P:
Design system_bus, start of the top module:
module system_bus
	#(parameter DATA_WIDTH = 8, 
	parameter ADDR_WIDTH = 14, 
	parameter NO_OF_MASTER = 4, 
	parameter NO_OF_SLAVE = 8,
	parameter [NO_OF_SLAVE*ADDR_WIDTH-1:0] SLAVE_BASE_ADDR = {14'd10, 14'd20, 14'd30, 14'd40, 14'd50, 14'd60, 14'd70, 14'd80}, 
	parameter [NO_OF_SLAVE*ADDR_WIDTH-1:0] SLAVE_END_ADDR = {14'd19, 14'd29, 14'd39, 14'd49, 14'd59, 14'd69, 14'd79, 14'd89}
	) 
	(
	input clk,
	input reset_n,
	input [ADDR_WIDTH*NO_OF_MASTER-1:0]  addr_avm, 
	output [DATA_WIDTH*NO_OF_MASTER-1:0]  readdata_avm,
	input [DATA_WIDTH*NO_OF_MASTER-1:0]  writedata_avm, 
	input [NO_OF_MASTER-1:0]  readen_avm,
	input [NO_OF_MASTER-1:0]  writeen_avm,
	output [NO_OF_MASTER-1:0]  readvalid_avm,
	output [NO_OF_MASTER-1:0]  writevalid_avm,
	input [NO_OF_MASTER-1:0]  waitrequest_avm,
	input [4*NO_OF_MASTER-1:0]priority_no,
	output [ADDR_WIDTH*NO_OF_SLAVE-1:0]  addr_avs,
	input [DATA_WIDTH*NO_OF_SLAVE-1:0]  readdata_avs,
	output [DATA_WIDTH*NO_OF_SLAVE-1:0]  writedata_avs,
	output [NO_OF_SLAVE-1:0]  readen_avs,
	output [NO_OF_SLAVE-1:0]  writeen_avs,
	input [NO_OF_SLAVE-1:0]  readvalid_avs,
	input [NO_OF_SLAVE-1:0]  writevalid_avs,
	output reg [NO_OF_SLAVE-1:0]  waitrequest_avs
	);
Size: ~660 flip-flops, ~440 I/O pins, about 0.034 mm^2 of cells after synthesis.
export LEC_CHECK = 0
export ABC_AREA = 1
export CAP_MARGIN = 20
export CELL_PAD_IN_SITES_DETAIL_PLACEMENT = 2
export CORE_MARGIN = 2
export CORE_UTILIZATION = 40
export GPL_ROUTABILITY_DRIVEN = 0
export GPL_TIMING_DRIVEN = 0
export MAX_ROUTING_LAYER = met4
export MIN_ROUTING_LAYER = met2
export PLACE_DENSITY = 0.6
export SETUP_SLACK_MARGIN = 0.15
export SLEW_MARGIN = 20
export TNS_END_PERCENT = 10
create_clock -name core_clock -period 7.0 [get_ports {clk}]
run.sh (not shown) runs the stock make flow with config.mk's settings and CLKGATE_MAP_FILE=.
P terminated abnormally: global routing reported GRT-0116.
Setup changes, P to Q
Settings: clearing MAX_ROUTING_LAYER, which used to be met4; clearing PLACE_DENSITY, which used to be 0.6; swapping 20 for 30 in CAP_MARGIN; clearing GPL_ROUTABILITY_DRIVEN, which used to be 0; clearing MIN_ROUTING_LAYER, which used to be met2; clearing TNS_END_PERCENT, which used to be 10; clearing GPL_TIMING_DRIVEN, which used to be 0; clearing SETUP_SLACK_MARGIN, which used to be 0.15; clearing ABC_AREA, which used to be 1; clearing CELL_PAD_IN_SITES_DETAIL_PLACEMENT, which used to be 2; swapping 7.0 for 8.98 in the clock period (ns, I/O delays scaled along).
--- outcome ---
Q | status: complete | timing, DRC, antenna: pass
Per the comparison of Q with P, instance area at placement has decreased; die area has decreased; simple-gate share of the synthesized area has decreased.
Compared with P, in Q detailed placement HPWL went down 47%, cell area after synthesis went down 5.8%, number of distinct library cells after synthesis went up 58%.
The inputs of R differ from those of Q as listed below.
Settings: setting PLACE_DENSITY to 0.6 for the first time; changing CAP_MARGIN from 30 to 20; changing the clock period (ns, I/O delays scaled along) from 8.98 to 5.19.
### Flow results
- Looking at routed length on met2, R sits about 0.5% below Q.
- R vs. Q: largest fanout on the critical path went down by 6; core utilization was more or less identical.
- Last element of the critical path = mux_demux_slave_corresponding_master[2][3]: R; last element of the critical path = mux_demux_slave_corresponding_master[3][2]: Q
- Changes observed in R relative to Q: data arrival time at the worst-slack endpoint shrank by 1120 ps; final antenna diode count grew by 1; leakage power grew by 0.39%.
- The lower worst setup slack before clock tree synthesis of R and Q is in R.
- Diff Q -> R | power density over the cells | up by more than half
- Summary of R over Q: combinational share of power dropped 0.4 points, slew at the pin with the worst max-slew slack increased 100 ps.
Inputs modified between R and S:
Settings: the clock period (ns, I/O delays scaled along) changed from 5.19 to 7.0.
## What came out
Summary of the comparison: setup slack after placement is higher in S, relative to R. For the maximum single-stage delay on the critical path, S came in 50 ps lower than R did. Comparing S against R, there is no change at all in area of the core. S vs. R: number of vias in the routed layout went down, final area now smaller, total routed wirelength went down by 410 um.
Edits applied to the flow inputs when going from S to T:
Settings: CORE_UTILIZATION now 58, was 40; the clock period (ns, I/O delays scaled along) now 2.88, was 7.0.
Findings:
Layout checks on T: not met. Flow itself completed; violations: setup timing. [compare] base=S new=T: end-of-flow core utilization higher; stage delay of the slowest cell on the critical path fell by 90 ps; post-cts gate resize count now larger; non-clock buffer count increased by 424 relative to the old numbers; cell area after layout went up. Compared T vs S, and tap cell instance count is down in T. Delta(final critical-path share of the clock period, T - S) > 0. From S to T the numbers moved as follows: post-detailed-placement cell area has increased, detailed-route wire length has increased, slack of the critical path has decreased.

========
build 33:
Starting RTL as in the previous note.
clock: 3.19 ns
lec_check: 0
cap_margin: 20
core_margin: 2
core_utilization: 62
cts_cluster_size: 29
place_density: 0.65
slew_margin: 30
Complete run, failing final checks: build 33, reason negative setup slack.
--- input diff build 33..build 3 ---
# build 33
export LEC_CHECK = 0
export CAP_MARGIN = 20
export CORE_MARGIN = 2
export CORE_UTILIZATION = 62
export CTS_CLUSTER_SIZE = 29
export PLACE_DENSITY = 0.65
export SLEW_MARGIN = 30
create_clock -name core_clock -period 3.19 [get_ports {clk}]
# build 3
export LEC_CHECK = 0
export CAP_MARGIN = 20
export CORE_MARGIN = 2
export CORE_UTILIZATION = 12
export PLACE_DENSITY = 0.6
export SLEW_MARGIN = 20
create_clock -name core_clock -period 7.68 [get_ports {clk}]
Findings:
Data arrival at the endpoint of the critical path in build 3 is 1.98 ns higher than in build 33
[compare] base=build 33 new=build 3: number of cells on the critical path lost 4, total chip power has decreased.
Relative to build 33, the number of setup buffers added after CTS of build 3 is lower by 43.
Build 3 finished every step from synthesis to the final layout, and the layout passed the timing, design-rule and antenna checks.
Build 33 reports its category of the critical setup timing path as flop to flop while build 3 reports primary input to flop.
Input changes introduced in build 2 (baseline for comparison: build 3):
# build 3
export LEC_CHECK = 0
export CAP_MARGIN = 20
export CORE_MARGIN = 2
export CORE_UTILIZATION = 12
export PLACE_DENSITY = 0.6
export SLEW_MARGIN = 20
create_clock -name core_clock -period 7.68 [get_ports {clk}]
# build 2
export LEC_CHECK = 0
export CAP_MARGIN = 20
export CORE_MARGIN = 2
export CORE_UTILIZATION = 72
export PLACE_DENSITY_LB_ADDON = 0.0
export SETUP_SLACK_MARGIN = 1.39
export SLEW_MARGIN = 20
export TNS_END_PERCENT = 5
create_clock -name core_clock -period 4.87 [get_ports {clk}]
--- outcome ---
As far as post-synthesis cell type count goes, build 3 and build 2 are indistinguishable; the numbers are identical. Changes observed in build 2 relative to build 3: H-tree level count has decreased, standard cell core area has decreased. Delta (build 2 minus build 3): post-placement cell area has decreased; number of gates resized after cts rose by 93; effective utilization at floorplan up 61 points; setup slack after placement now smaller. Build 3 -> build 2: post-synthesis net count delta 0, exact match. Taking build 3 as the reference, in build 2 post-detailed-placement half-perimeter wirelength down 19%, die size down 83%. Build 2 got as far as global routing (5_1_grt), where a tool error ended the run.
> inputs changed (build 2 -> build 60)
# build 2
export LEC_CHECK = 0
export CAP_MARGIN = 20
export CORE_MARGIN = 2
export CORE_UTILIZATION = 72
export PLACE_DENSITY_LB_ADDON = 0.0
export SETUP_SLACK_MARGIN = 1.39
export SLEW_MARGIN = 20
export TNS_END_PERCENT = 5
create_clock -name core_clock -period 4.87 [get_ports {clk}]
# build 60
export LEC_CHECK = 0
export CAP_MARGIN = 20
export CORE_MARGIN = 2
export CORE_UTILIZATION = 40
export PLACE_DENSITY = 0.6
export SLEW_MARGIN = 20
create_clock -name core_clock -period 4.3 [get_ports {clk}]
Notes after the runs:
Build 60 was carried through to the last stage, and its layout satisfied the timing, design-rule and antenna checks.
Comparing build 60 and build 2, floorplan core area is higher on build 60.
Compared to build 2, build 60 has horizontal die size 34% higher.
On number of buffers inserted during clock tree synthesis: between build 60 and build 2, it ends up lower for build 2.
Die height (build 60 over build 2): increase, 72 um
Against build 2, build 60 comes in 32 points lower on share of the core filled by cells before placement.
Cell area after placement, build 60 vs build 2: up by a few percent
Across both runs, count of H-tree levels built during CTS was higher for build 60 than for build 2.
Setup fix buffers added after clock tree synthesis is lower on build 60
Global placement routability congestion: build 60 lower than build 2
Changes in build 73 relative to build 60:
# build 60
export LEC_CHECK = 0
export CAP_MARGIN = 20
export CORE_MARGIN = 2
export CORE_UTILIZATION = 40
export PLACE_DENSITY = 0.6
export SLEW_MARGIN = 20
create_clock -name core_clock -period 4.3 [get_ports {clk}]
# build 73
export LEC_CHECK = 0
export CAP_MARGIN = 20
export CORE_MARGIN = 2
export CORE_UTILIZATION = 66
export CTS_CLUSTER_SIZE = 41
export SETUP_SLACK_MARGIN = -0.2
export SLEW_MARGIN = 20
create_clock -name core_clock -period 3.0 [get_ports {clk}]
[summary]
- Build 73 against build 60: number of buffers inserted by post-CTS setup repair up 30, cell area after synthesis about even, I/O pin count held.
- Die boundary width, build 73 and build 60, higher one = build 60.
- Diff build 73..build 60 | post-synthesis async set-or-reset flop share | unchanged
- Build 73: aborted in global routing (5_1_grt) (tool error)
Power is estimated from default activity; no workload was simulated.
